wip/cedar:
==> flow/design.v (excerpt) <==
module SevenSegmentALU(
    input clk, 
    input reset,
    input onesBtn, 
    input tensBtn, 
    input hundredsBtn, 
    input sign, 
    input enter, 
    output [6:0] seg,
    output [3:0] anode 
);
    parameter DEBOUNCE_CLKS = 1000;
    wire resetPulse;
    systemResetHandler #(.DEBOUNCE_CLKS(DEBOUNCE_CLKS)) resetHandlerInstance (
        .clk(clk),
        .reset(reset),
        .resetPulse(resetPulse)
    );
    wire onesBtnPulse;
    buttonSyncPulse #(.DEBOUNCE_CLKS(DEBOUNCE_CLKS)) onesBtnGen (
        .clk(clk),
        .resetPulse(resetPulse), 
        .button(onesBtn),
        .buttonPulse(onesBtnPulse)
    );
    wire tensBtnPulse;
    buttonSyncPulse #(.DEBOUNCE_CLKS(DEBOUNCE_CLKS)) tensBtnGen (
        .clk(clk),
        .resetPulse(resetPulse), 
        .button(tensBtn),
        .buttonPulse(tensBtnPulse)
    );
    wire hundredsBtnPulse;
    buttonSyncPulse #(.DEBOUNCE_CLKS(DEBOUNCE_CLKS)) hundredsBtnGen (
        .clk(clk),
        .resetPulse(resetPulse), 
  ...
Size in the first run: roughly 180 flip-flops, about 9200 µm² of cells after synthesis.
clock: 3.92 ns
lec_check: 0
abc_area: 1
cap_margin: 20
cell_pad_in_sites_global_placement: 0
core_aspect_ratio: 1.21
core_margin: 2
core_utilization: 72
cts_cluster_size: 41
gpl_timing_driven: 1
slew_margin: 0
tns_end_percent: 95
run.sh (not shown) runs the stock make flow with config.mk's settings and CLKGATE_MAP_FILE=.
The final report for wip/cedar shows a completed flow and a layout that fails verification, specifically negative setup slack.
Relative to wip/cedar, the following input files were edited for wip/delta:
Settings: the clock period (ns, I/O delays scaled along) now 3.9, was 3.92.
==> results <==
The higher post-detailed-placement half-perimeter wirelength came out of wip/cedar. Diff wip/cedar -> wip/delta: part of the total power dissipated in sequential elements now sits higher, internal reg-to-reg setup slack now sits lower. The final report for wip/delta shows a completed flow and a layout that fails verification, specifically negative setup slack. Sequential share of layout area, wip/delta and wip/cedar: larger value in wip/delta. Compared with wip/cedar, non-filler instance count after layout in wip/delta decreased slightly. Across both runs, routed wire length on met3 was higher for wip/delta than for wip/cedar.
Input-level comparison between wip/ember and wip/delta:
Settings: putting PLACE_DENSITY at 0.35 where nothing was set; swapping 1 for 0 in ABC_AREA; putting SETUP_SLACK_MARGIN at 1.02 where nothing was set.
## What came out
- Of the runs wip/ember and wip/delta, none of them finished clean.
- Although wip/delta finished all stages, its layout failed final checks on negative setup slack.
- Summary — overall routing resource usage, wip/ember relative to wip/delta: higher, by 0.79 points.
- Re number of maximum-capacitance violations: no difference whatsoever between wip/delta and wip/ember.
- | area of all placed cells without fillers | wip/ember vs wip/delta | ≈ equal |
- Per the comparison of wip/ember with wip/delta, non-clock buffer count higher, wire length of the first global-routing pass lower.
- For the clock buffer count, wip/ember came in 4 higher than wip/delta did.
- Diff wip/ember..wip/delta | sequential cell area | negligible
- Compared with wip/delta, final cell count in wip/ember decreased by more than 10%.
- Row final-layout clock-cell area share: wip/ember higher / wip/delta lower
- The sequential area share after synthesis of wip/ember exceeds that of wip/delta by 0.42 points.
Setup changes, wip/ember to wip/yarrow
Settings: PLACE_DENSITY_LB_ADDON newly set to 0.0; CORE_UTILIZATION changed from 72 to 67; PLACE_DENSITY removed (was 0.35); HOLD_SLACK_MARGIN newly set to -0.09; SETUP_SLACK_MARGIN removed (was 1.02); CTS_CLUSTER_SIZE changed from 41 to 50; TNS_END_PERCENT changed from 95 to 70; the clock period (ns, I/O delays scaled along) changed from 3.9 to 4.96.
Notes after the runs:
The flow completed for wip/ember, but it is not clean: the layout still shows negative setup slack. Ran to the end and failed final checks on negative setup slack: wip/yarrow. Number of well-tap cells placed (wip/yarrow over wip/ember): increase, 2.4%. Non-clock buffer contribution to total cell area (lower): wip/yarrow. NOTE: required time reported for the critical path endpoint in wip/yarrow exceeds that of wip/ember. In the reports for wip/ember and wip/yarrow, the smaller DRC violation total after the first TritonRoute iteration belongs to wip/yarrow.
Input-level comparison between wip/quartz and wip/yarrow:
Settings: SLEW_MARGIN now 20, was 0; CELL_PAD_IN_SITES_GLOBAL_PLACEMENT no longer set, was 0; CORE_UTILIZATION now 60, was 67; HOLD_SLACK_MARGIN no longer set, was -0.09; PLACE_DENSITY_LB_ADDON no longer set, was 0.0; CORE_ASPECT_RATIO no longer set, was 1.21; ABC_AREA now 1, was 0; CTS_CLUSTER_SIZE no longer set, was 50; TNS_END_PERCENT no longer set, was 70; GPL_TIMING_DRIVEN no longer set, was 1; the clock period (ns, I/O delays scaled along) now 11.3, was 4.96.
### Flow results
- Across wip/yarrow and wip/quartz, a clean result was obtained everywhere but in wip/yarrow.
- Compared with wip/yarrow, wip/quartz shows wire length on met3 lower by about 50%.
- Going from wip/yarrow to wip/quartz, last weighted congestion value of the routability-driven placer shrank by a few percent.
- Delta (wip/quartz minus wip/yarrow): synthesis-to-finish area growth went down by 7.1 points, met2 track demand over resource in global routing went down by 13 points, worst setup slack increased by 5850 ps relative to the old numbers.
--- input diff wip/quartz..wip/maple ---
Settings: an added PLACE_DENSITY_LB_ADDON of 0.14; a change of CORE_UTILIZATION from 60 to 70; a change of the clock period (ns, I/O delays scaled along) from 11.3 to 3.97.
[summary]
From the logs: wip/maple reached the end of the flow and failed the layout checks with negative setup slack.
Number of cells after detailed placement of wip/maple exceeds that of wip/quartz by a few percent.
Between wip/maple and wip/quartz, starting density of the core is lower for wip/quartz, wip/maple comes in above that.
Comparing wip/maple with wip/quartz, the logic gate share of total power came out essentially unchanged.
wip/maple vs. wip/quartz: count of placed standard cells in the final layout, fillers left out higher; overall fraction of global-route tracks in use climbed 10 points; overall routed net length up 6600 µm; routed via count divided by cell count moved up; number of distinct library cell variants in the gate-level netlist after synthesis neither gained nor lost much.
Summary: with wip/quartz as the reference, net load switching power in wip/maple moved up by more than 100%.
The critical path data required time in wip/maple sits 7370 ps below the value recorded for wip/quartz.
Going from wip/quartz to wip/maple, the relative area of non-clock buffer cells in the final design was found to have gone up by 6.2 points.
Power figures rest on the tool's default switching activity, not on a simulated workload.
